Setup of build 87:
==> flow/design.v <==
module DCT_Component (
    input clk,
    input reset,
    input [3:0] address,
    input signed [31:0] writedata,
    input write,
    input read,
    input chipselect,
    output reg signed [31:0] readdata
);
    parameter signed [31:0] c1 = 1420;
    parameter signed [31:0] c2 = 1338;
    parameter signed [31:0] c3 = 1204;
    parameter signed [31:0] c5 = 805;
    parameter signed [31:0] c6 = 554;
    parameter signed [31:0] c7 = 283;
    parameter s1 = 3;
    parameter s2 = 10;
    parameter s3 = 13; 
    reg signed [31:0] data1, data2, data3, data4, data5, data6, data7, data8;
    wire signed [31:0] result1, result2, result3, result4, result5, result6, result7, result8;
    wire signed [31:0] result1_, result2_, result3_, result4_, result5_, result6_, result7_, result8_;
    wire signed [31:0] x0, x1, x2, x3, x4, x5, x6, x7, x8;
    wire signed [31:0] x5_out, x8_out, x7_out;
    DCT_Stage1 stage1(
        .data1(data1), .data2(data2), .data3(data3), .data4(data4),
        .data5(data5), .data6(data6), .data7(data7), .data8(data8),
        .x0(x0), .x1(x1), .x2(x2), .x3(x3), .x5(x5), .x6(x6), .x7(x7), .x8(x8)
    );
    DCT_Stage2 stage2(
        .x8(x8), .x5(x5), .x7(x7), .x6(x6),
        .x4(x4), .x5_out(x5_out), .x8_out(x8_out), .x7_out(x7_out)
    );
    DCT_Stage3 stage3(
        .x4(x4), .x5_out(x5_out),
        .result1(result1), .result5(result5)
    );
    DCT_Stage3Col stage3col(
        .x4(x4), .x5_out(x5_out),
        .result1_(result1_), .result5_(result5_)
    );
    DCT_Stage4 stage4(
        .x0(x0), .x1(x1), .x2(x2), .x3(x3), .x8_out(x8_out), .x7_out(x7_out),
        .result3(result3), .result7(result7), .result8(result8), .result6(result6), .result4(result4), .result2(result2)
    );
    DCT_Stage4Col stage4col(
        .x0(x0), .x1(x1), .x2(x2), .x3(x3), .x8_out(x8_out), .x7_out(x7_out),
        .result3_(result3_), .result7_(result7_), .result8_(result8_), .result6_(result6_), .result4_(result4_), .result2_(result2_)
    );
    always @(posedge clk or posedge reset) begin
        if (reset) begin
            data1 <= 0;
            data2 <= 0;
            data3 <= 0;
            data4 <= 0;
            data5 <= 0;
            data6 <= 0;
            data7 <= 0;
            data8 <= 0;
            readdata <= 0;
        end else begin
            if (write && chipselect) begin
                case (address)
                    4'b0000: data1 <= writedata;
                    4'b0001: data2 <= writedata;
                    4'b0010: data3 <= writedata;
                    4'b0011: data4 <= writedata;
                    4'b0100: data5 <= writedata;
                    4'b0101: data6 <= writedata;
                    4'b0110: data7 <= writedata;
                    4'b0111: data8 <= writedata;
                endcase
            end
            if (read && chipselect) begin
                case (address)
                    4'b0000: readdata <= result1;
                    4'b0001: readdata <= result2;
                    4'b0010: readdata <= result3;
                    4'b0011: readdata <= result4;
                    4'b0100: readdata <= result5;
                    4'b0101: readdata <= result6;
                    4'b0110: readdata <= result7;
                    4'b0111: readdata <= result8;
                    4'b1000: readdata <= result1_;
                    4'b1001: readdata <= result2_;
                    4'b1010: readdata <= result3_;
                    4'b1011: readdata <= result4_;
                    4'b1100: readdata <= result5_;
                    4'b1101: readdata <= result6_;
                    4'b1110: readdata <= result7_;
                    4'b1111: readdata <= result8_;
                endcase
            end
        end
    end
defparam stage4.c1 = c1;
defparam stage4.c2 = c2;
defparam stage4.c3 = c3;
defparam stage4.c5 = c5;
defparam stage4.c6 = c6;
defparam stage4.c7 = c7;
defparam stage4.s1 = s1;
defparam stage4.s2 = s2;
defparam stage4.s3 = s3;
defparam stage4col.c1 = c1;
defparam stage4col.c2 = c2;
defparam stage4col.c3 = c3;
defparam stage4col.c5 = c5;
defparam stage4col.c6 = c6;
defparam stage4col.c7 = c7;
defparam stage4col.s1 = s1;
defparam stage4col.s2 = s2;
defparam stage4col.s3 = s3;
defparam stage3col.s1 = s1;
defparam stage3col.s2 = s2;
defparam stage3col.s3 = s3;
endmodule
module DCT_Stage1(
    input signed [31:0] data1, data2, data3, data4, data5, data6, data7, data8,
    output reg signed [31:0] x0, x1, x2, x3, x5, x6, x7, x8
);
    always @(*) begin
        x8 = data1 + data8;
        x0 = data1 - data8;
        x7 = data2 + data7;
        x1 = data2 - data7;
        x6 = data3 + data6;
        x2 = data3 - data6;
        x5 = data4 + data5;
        x3 = data4 - data5;
    end
endmodule
module DCT_Stage2(
    input signed [31:0] x8, x5, x7, x6,
    output reg signed [31:0] x4, x5_out, x8_out, x7_out
);
    always @(*) begin
        x4 = x8 + x5;
        x8_out = x8 - x5;
        x5_out = x7 + x6;
        x7_out = x7 - x6;
    end
endmodule
module DCT_Stage3(
    input signed [31:0] x4, x5_out,
    output reg signed [31:0] result1, result5
);
    always @(*) begin
        result1 = x4 + x5_out;
        result5 = x4 - x5_out;
    end
endmodule
module DCT_Stage3Col(
    input signed [31:0] x4, x5_out,
    output reg signed [31:0] result1_, result5_
);
    parameter s1 = 3;
    parameter s2 = 10;
    parameter s3 = 13; 
    always @(*) begin
        result1_ = (x4 + x5_out) >>> s1;
        result5_ = (x4 - x5_out) >>> s1;
    end
endmodule
module DCT_Stage4(
    input signed [31:0] x0, x1, x2, x3, x8_out, x7_out,
    output reg signed [31:0] result3, result7, result8, result6, result4, result2
);
    parameter signed [31:0] c1 = 1420;
    parameter signed [31:0] c2 = 1338;
    parameter signed [31:0] c3 = 1204;
    parameter signed [31:0] c5 = 805;
    parameter signed [31:0] c6 = 554;
    parameter signed [31:0] c7 = 283;
    parameter s1 = 3;
    parameter s2 = 10;
    parameter s3 = 13; 
    always @(*) begin
        result3 = (x8_out * c2 + x7_out * c6) >>> s2;
        result7 = (x8_out * c6 - x7_out * c2) >>> s2;
        result8 = (x0 * c7 - x1 * c5 + x2 * c3 - x3 * c1) >>> s2;
        result6 = (x0 * c5 - x1 * c1 + x2 * c7 + x3 * c3) >>> s2;
        result4 = (x0 * c3 - x1 * c7 - x2 * c1 - x3 * c5) >>> s2;
        result2 = (x0 * c1 + x1 * c3 + x2 * c5 + x3 * c7) >>> s2;
    end
endmodule
module DCT_Stage4Col(
    input signed [31:0] x0, x1, x2, x3, x8_out, x7_out,
    output reg signed [31:0] result3_, result7_, result8_, result6_, result4_, result2_
);
    parameter signed [31:0] c1 = 1420;
    parameter signed [31:0] c2 = 1338;
    parameter signed [31:0] c3 = 1204;
    parameter signed [31:0] c5 = 805;
    parameter signed [31:0] c6 = 554;
    parameter signed [31:0] c7 = 283;
    parameter s1 = 3;
    parameter s2 = 10;
    parameter s3 = 13; 
    always @(*) begin
        result3_ = (x8_out * c2 + x7_out * c6) >>> s3;
        result7_ = (x8_out * c6 - x7_out * c2) >>> s3;
        result8_ = (x0 * c7 - x1 * c5 + x2 * c3 - x3 * c1) >>> s3;
        result6_ = (x0 * c5 - x1 * c1 + x2 * c7 + x3 * c3) >>> s3;
        result4_ = (x0 * c3 - x1 * c7 - x2 * c1 - x3 * c5) >>> s3;
        result2_ = (x0 * c1 + x1 * c3 + x2 * c5 + x3 * c7) >>> s3;
    end
endmodule
module DCT_Custom_Instruction(clk,
                              reset,
                              dataa,
                              n,
                              clk_en,
                              start,
							                done,
                              result);
parameter c1 = 1420;
parameter c2 = 1338;
parameter c3 = 1204;
parameter c5 = 805;
parameter c6 = 554;
parameter c7 = 283;
parameter s1 = 3;
parameter s2 = 10;
parameter s3 = 13;   
  input clk;
  input reset;
  input signed [31:0] dataa;  
  input [4:0] n;
  input clk_en;
  input start;
  output done;
  output signed [31:0] result;
  wire [3:0] address;
  wire write;
  wire read;
  reg done_delay;
  assign write = (n<8);
  assign read = (n>7);
 assign address = (n == 1) ? 4'b0001 :
                   (n == 2) ? 4'b0010 :
                   (n == 3) ? 4'b0011 :
                   (n == 4) ? 4'b0100 :
                   (n == 5) ? 4'b0101 :
                   (n == 6) ? 4'b0110 :
                   (n == 7) ? 4'b0111 :
                   (n == 8) ? 4'b0000 :
                   (n == 9) ? 4'b0001 :
                   (n == 10) ? 4'b0010 :
                   (n == 11) ? 4'b0011 :
                   (n == 12) ? 4'b0100 :
                   (n == 13) ? 4'b0101 :
                   (n == 14) ? 4'b0110 :
                   (n == 15) ? 4'b0111 :
                   (n == 16) ? 4'b1000 :
                   (n == 17) ? 4'b1001 :
                   (n == 18) ? 4'b1010 :
                   (n == 19) ? 4'b1011 :
                   (n == 20) ? 4'b1100 :
                   (n == 21) ? 4'b1101 :
                   (n == 22) ? 4'b1110 :
                   (n == 23) ? 4'b1111 : 4'b0000;
  assign done = (n>7)? done_delay : start;
  always @ (posedge clk or posedge reset)
  begin
  if (reset)
		done_delay <= 0;
  else
		done_delay <= start & read;
  end
  DCT_Component wrapper_wiring(.clk(clk),
                               .reset(reset),
                               .address(address),
                               .writedata(dataa),
                               .write(write & start),
                               .read(read),
                               .chipselect(clk_en),
                               .readdata(result));
defparam wrapper_wiring.c1 = c1;
defparam wrapper_wiring.c2 = c2;
defparam wrapper_wiring.c3 = c3;
defparam wrapper_wiring.c5 = c5;
defparam wrapper_wiring.c6 = c6;
defparam wrapper_wiring.c7 = c7;
defparam wrapper_wiring.s1 = s1;
defparam wrapper_wiring.s2 = s2;
defparam wrapper_wiring.s3 = s3;
endmodule
export LEC_CHECK = 0
export ABC_AREA = 1
export CAP_MARGIN = 20
export CELL_PAD_IN_SITES_GLOBAL_PLACEMENT = 3
export CORE_ASPECT_RATIO = 0.57
export CORE_MARGIN = 2
export CORE_UTILIZATION = 20
export CTS_CLUSTER_DIAMETER = 160
export GPL_ROUTABILITY_DRIVEN = 1
export HOLD_SLACK_MARGIN = 0.18
export MIN_ROUTING_LAYER = met2
export SETUP_SLACK_MARGIN = 3.21
export SLEW_MARGIN = 0
create_clock -name core_clock -period 16.0 [get_ports {clk}]
run.sh (not shown) runs the stock make flow with config.mk's settings and CLKGATE_MAP_FILE=.
As the logs show, build 87 stopped at global routing after a tool error, so it never reached the end of the flow.
Setup changes, build 87 to build 84
Settings: putting GPL_TIMING_DRIVEN at 0 where nothing was set; clearing SETUP_SLACK_MARGIN, which used to be 3.21; swapping 2 for 10 in CORE_MARGIN.
### Flow results
Build 84 never completed, since it errored out during global routing. Post-place setup slack in build 84 is 3300 ps lower than in build 87. Chip width went up slightly going from build 87 to build 84. Any difference in synthesized area between build 87 and build 84 is small enough to ignore. Build 84 vs build 87 — count of buffers added by post-CTS timing repair for setup dropped by more than half. Relative to build 87, post-detailed-placement cell area increased by 1.2% in build 84.
What build 94 does differently from build 84 at the input level:
Settings: swapping 10 for 2 in CORE_MARGIN; clearing GPL_TIMING_DRIVEN, which used to be 0; clearing GPL_ROUTABILITY_DRIVEN, which used to be 1; swapping 0 for 20 in SLEW_MARGIN; clearing HOLD_SLACK_MARGIN, which used to be 0.18; clearing CELL_PAD_IN_SITES_GLOBAL_PLACEMENT, which used to be 3; clearing CORE_ASPECT_RATIO, which used to be 0.57; clearing MIN_ROUTING_LAYER, which used to be met2; swapping 20 for 31 in CORE_UTILIZATION; clearing CTS_CLUSTER_DIAMETER, which used to be 160; clearing ABC_AREA, which used to be 1; swapping 16.0 for 22.2 in the clock period (ns, I/O delays scaled along).
### Flow results
- Build 94 did not stop at any stage, and its layout met the timing, DRC and antenna checks.
- Cmp build 94 and build 84 / area after synthesis / higher: build 84
- Build 84 has lower compound-cell area share of the yosys netlist than build 94.
- Re chip area from the yosys synthesis statistics: build 84 was higher than build 94.
- NOTE: number of unique standard cell types used by synthesis in build 94 exceeds that of build 84
- Die area | build 94 < build 84
- Relative to build 84, post-synthesis simple-gate area fraction has gone down in build 94.
- When build 94 is set beside build 84, its fraction of the mapped netlist area in adder cells turns out to be 2.3 points larger.
[inputs] build 67 vs build 94
Settings: an added TNS_END_PERCENT of 25; a change of CORE_UTILIZATION from 31 to 40; an added SETUP_SLACK_MARGIN of -1.24; a change of the clock period (ns, I/O delays scaled along) from 22.2 to 16.0.
### Flow results
On build 67: filler-free cell count of the finished design is 6.0% lower than what build 94 gave. Routed wire in build 67 totals less than in build 94. Note that the routed length on met3 recorded for build 67 amounts to 1.08 times the value seen in build 94. Lower clock buffer count among build 94 and build 67: build 67. | post-layout worst setup margin | build 67 vs build 94 | worse |.
